job 8629:
==> flow/design.v <==
module cordic_magphase #(
    parameter integer INPUT_WIDTH      = 16,
    parameter integer INT_WIDTH        = 32,
    parameter integer ITERATIONS       = 32,
    parameter integer GAIN_FRAC_BITS   = 28,
    parameter integer OUTPUT_FRAC_BITS = 14
) (
    input  wire                          clk,
    input  wire                          rst_n,
    input  wire                          start,
    input  wire signed [INPUT_WIDTH-1:0] x_in,
    input  wire signed [INPUT_WIDTH-1:0] y_in,
    output reg                           busy,
    output reg                           done,
    output reg  signed [INT_WIDTH-1:0]   magnitude,
    output reg  signed [INT_WIDTH-1:0]   phase
);
    localparam IDLE         = 2'd0;
    localparam ITERATE      = 2'd1;
    localparam POST_PROCESS = 2'd2;
    localparam DONE_STATE   = 2'd3;
    reg [1:0] state, state_next;
    reg signed [INT_WIDTH-1:0] x_reg, y_reg, x_next, y_next;
    reg signed [INT_WIDTH-1:0] z_reg, z_next;
    reg [5:0]                  iter_cnt, iter_cnt_next;
    reg signed [1:0] pi_correction, pi_correction_next;  
    localparam [31:0] PI_CONST32    = 32'h3243F6A8;  
    localparam [31:0] TWOPI_CONST32 = 32'h6487ED51;  
    localparam [31:0] K_INV32       = 32'd162600000;
    localparam signed [INT_WIDTH-1:0] PI_CONST    = {{(INT_WIDTH-32){PI_CONST32[31]}}, PI_CONST32};
    localparam signed [INT_WIDTH-1:0] TWOPI_CONST = {{(INT_WIDTH-32){TWOPI_CONST32[31]}}, TWOPI_CONST32};
    localparam signed [INT_WIDTH-1:0] K_INV       = {{(INT_WIDTH-32){K_INV32[31]}}, K_INV32};
    function signed [31:0] atan_lut;
        input [4:0] idx;
        begin
            case (idx)
                4'd0:  atan_lut = 32'sh0C90FDAA;
                4'd1:  atan_lut = 32'sh076B19C1;
                4'd2:  atan_lut = 32'sh03EB6EBF;
                4'd3:  atan_lut = 32'sh01FD5BA9;
                4'd4:  atan_lut = 32'sh00FFAAE0;
                4'd5:  atan_lut = 32'sh007FF55B;
                4'd6:  atan_lut = 32'sh003FFEA8;
                4'd7:  atan_lut = 32'sh001FFFDA;
                4'd8:  atan_lut = 32'sh000FFFEF;
                4'd9:  atan_lut = 32'sh0007FFFF;
                4'd10: atan_lut = 32'sh0003FFFF;
                4'd11: atan_lut = 32'sh0001FFFF;
                4'd12: atan_lut = 32'sh0000FFFF;
                4'd13: atan_lut = 32'sh00007FFF;
                4'd14: atan_lut = 32'sh00003FFF;
                4'd15: atan_lut = 32'sh00001FFF;  
                5'd16: atan_lut = 32'sh00000FFF;  
                5'd17: atan_lut = 32'sh000007FF;  
                5'd18: atan_lut = 32'sh000003FF;  
                5'd19: atan_lut = 32'sh000001FF;  
                5'd20: atan_lut = 32'sh000000FF;  
                5'd21: atan_lut = 32'sh0000007F;  
                5'd22: atan_lut = 32'sh0000003F;  
                5'd23: atan_lut = 32'sh0000001F;  
                5'd24: atan_lut = 32'sh0000000F;  
                5'd25: atan_lut = 32'sh00000007;  
                5'd26: atan_lut = 32'sh00000003;  
                5'd27: atan_lut = 32'sh00000001;  
                default: atan_lut = 32'sh00000000;  
            endcase
        end
    endfunction
    wire signed [47:0] mag_prod = x_reg * K_INV;  
    wire signed [INT_WIDTH-1:0] mag_corr = mag_prod >>> GAIN_FRAC_BITS;
    reg  signed [INT_WIDTH-1:0] phase_tmp;
    always @(posedge clk or negedge rst_n) begin
        if (!rst_n) begin
            state     <= IDLE;
            busy      <= 1'b0;
            done      <= 1'b0;
            x_reg     <= 0;
            y_reg     <= 0;
            z_reg     <= 0;
            iter_cnt  <= 0;
            magnitude <= 0;
            phase     <= 0;
            pi_correction <= 2'sd0;
        end else begin
            state    <= state_next;
            x_reg    <= x_next;
            y_reg    <= y_next;
            z_reg    <= z_next;
            iter_cnt <= iter_cnt_next;
            pi_correction <= pi_correction_next;
            busy     <= (state_next != IDLE) && (state_next != DONE_STATE);
            done     <= (state_next == DONE_STATE);
            if (state_next == DONE_STATE) begin
                magnitude <= ((mag_corr < 0) ? -mag_corr : mag_corr) << OUTPUT_FRAC_BITS;
                case (pi_correction)
                    -2'sd1: phase_tmp = z_next - PI_CONST;
                    2'sd0:  phase_tmp = z_next;
                    default: phase_tmp = z_next + PI_CONST;
                endcase
                if (phase_tmp > PI_CONST)
                    phase_tmp = phase_tmp - TWOPI_CONST;
                else if (phase_tmp < -PI_CONST)
                    phase_tmp = phase_tmp + TWOPI_CONST;
                phase <= phase_tmp;
            end
        end
    end
    always @* begin
        state_next          = state;
        x_next              = x_reg;
        y_next              = y_reg;
        z_next              = z_reg;
        iter_cnt_next       = iter_cnt;
        pi_correction_next  = pi_correction;
        case (state)
            IDLE, DONE_STATE: begin
                if (start) begin
                    x_next = {{(INT_WIDTH-INPUT_WIDTH){x_in[INPUT_WIDTH-1]}}, x_in};
                    y_next = {{(INT_WIDTH-INPUT_WIDTH){y_in[INPUT_WIDTH-1]}}, y_in};
                    if (x_next < 0) begin
                        x_next = -x_next;
                        y_next = -y_next;
                        pi_correction_next = (y_next >= 0) ? 2'sd1 : -2'sd1;
                    end else begin
                        pi_correction_next = 2'sd0;
                    end
                    z_next        = 0;
                    iter_cnt_next = 0;
                    state_next    = ITERATE;
                end else begin
                    state_next    = IDLE;
                end
            end
            ITERATE: begin
                if (iter_cnt < ITERATIONS) begin
                    if (y_reg >= 0) begin
                        x_next = x_reg + (y_reg >>> iter_cnt);
                        y_next = y_reg - (x_reg >>> iter_cnt);
                        z_next = z_reg + atan_lut(iter_cnt[4:0]);
                    end else begin
                        x_next = x_reg - (y_reg >>> iter_cnt);
                        y_next = y_reg + (x_reg >>> iter_cnt);
                        z_next = z_reg - atan_lut(iter_cnt[4:0]);
                    end
                    iter_cnt_next = iter_cnt + 1'b1;
                    if (iter_cnt == ITERATIONS-1)
                        state_next = POST_PROCESS;
                end else begin
                    state_next = POST_PROCESS;
                end
            end
            POST_PROCESS: begin
                state_next = DONE_STATE;
            end
            default: state_next = IDLE;
        endcase
    end
endmodule
==> flow/config.mk <==
export PLATFORM = sky130hd
export DESIGN_NAME = cordic_magphase
export DESIGN_NICKNAME = cordic_magphase
export VERILOG_FILES = /design/flow/design.v
export SDC_FILE = /design/flow/constraint.sdc
export NUM_CORES = 4
export LEC_CHECK = 0
export CAP_MARGIN = 5
export CELL_PAD_IN_SITES_GLOBAL_PLACEMENT = 3
export CORE_MARGIN = 2
export CORE_UTILIZATION = 40
export CTS_CLUSTER_SIZE = 94
export GPL_TIMING_DRIVEN = 0
export MAX_ROUTING_LAYER = met4
export PLACE_DENSITY_LB_ADDON = 0.1
export SETUP_SLACK_MARGIN = 2.19
export SLEW_MARGIN = 20
export TNS_END_PERCENT = 75
==> flow/constraint.sdc <==
create_clock -name core_clock -period 20.0 [get_ports {clk}]
set_input_delay 4.0000 -clock core_clock [delete_from_list [all_inputs] [get_ports {clk}]]
set_output_delay 4.0000 -clock core_clock [all_outputs]
set_load 0.01 [all_outputs]
run.sh (not shown) runs the stock make flow with config.mk's settings and CLKGATE_MAP_FILE=.
### job 8629 -> job 1514
- CELL_PAD_IN_SITES_GLOBAL_PLACEMENT now 1, was 3
- ABC_AREA now 0, previously not set
- SETUP_SLACK_MARGIN no longer set, was 2.19
- TNS_END_PERCENT now 20, was 75
- PLACE_DENSITY_LB_ADDON now 0.29, was 0.1
- GPL_TIMING_DRIVEN no longer set, was 0
- HOLD_SLACK_MARGIN now 0.27, previously not set
- GPL_ROUTABILITY_DRIVEN now 0, previously not set
- CAP_MARGIN now 20, was 5
- CTS_CLUSTER_DIAMETER now 270, previously not set
- MAX_ROUTING_LAYER no longer set, was met4
- CTS_CLUSTER_SIZE now 100, was 94
- [compare] base=job 8629 new=job 1514: arrival time at the worst endpoint -2.53 ns, worst slew margin relative to its limit +7.9 points, worst setup margin +2.55 ns, logic area ~0 delta.
The following lists how job 5585 was set up differently from job 1514:
- CELL_PAD_IN_SITES_GLOBAL_PLACEMENT changed from 1 to 3
- SLEW_MARGIN changed from 20 to 5
- TNS_END_PERCENT removed (was 20)
- MAX_ROUTING_LAYER newly set to met4
- CTS_CLUSTER_SIZE changed from 100 to 88
- GPL_ROUTABILITY_DRIVEN removed (was 0)
- ABC_AREA removed (was 0)
- PLACE_DENSITY_LB_ADDON changed from 0.29 to 0.13
- CTS_CLUSTER_DIAMETER removed (was 270)
- HOLD_SLACK_MARGIN changed from 0.27 to 0.02
Notes after the runs:
- Looking at routed wire length per instance across job 1514 and job 5585, the one that comes out higher is job 5585.
- For fraction of area in registers, job 1514 and job 5585 come out practically identical.
- Job 5585 vs. job 1514: biggest fanout along the worst timing path did not really move.
- Job 5585 gives more met2 routing resource usage after global routing than job 1514 did.
- From job 1514 to job 5585 the numbers moved as follows: count of vias placed by the detailed router now larger, boundary pin count comparable.
- Taking job 1514 as the reference point, the depth of the critical timing path with buffers and inverters included of job 5585 rises by 10%.
- The worst setup slack in job 5585 sits 0.22 ns below the value recorded for job 1514.
Setup changes, job 5585 to job 3639
- swapping 20 for 40 in CAP_MARGIN
- putting CTS_CLUSTER_DIAMETER at 243 where nothing was set
- clearing HOLD_SLACK_MARGIN, which used to be 0.02
- clearing PLACE_DENSITY_LB_ADDON, which used to be 0.13
- swapping 40 for 23 in CORE_UTILIZATION
- putting GPL_TIMING_DRIVEN at 1 where nothing was set
- swapping 20.0 for 11.1 in the clock period (ns, I/O delays scaled along)
Results
Compared with job 5585, in job 3639 area inside the core boundary now sits higher, netlist area before placement now sits at about the same level, clock skew now sits at about the same level, die height now sits higher, critical path depth now sits higher.
Diff job 3639..job 5585 | total grt overflow | unchanged
Job 3639: PASS, flow complete, no timing, DRC or antenna violations
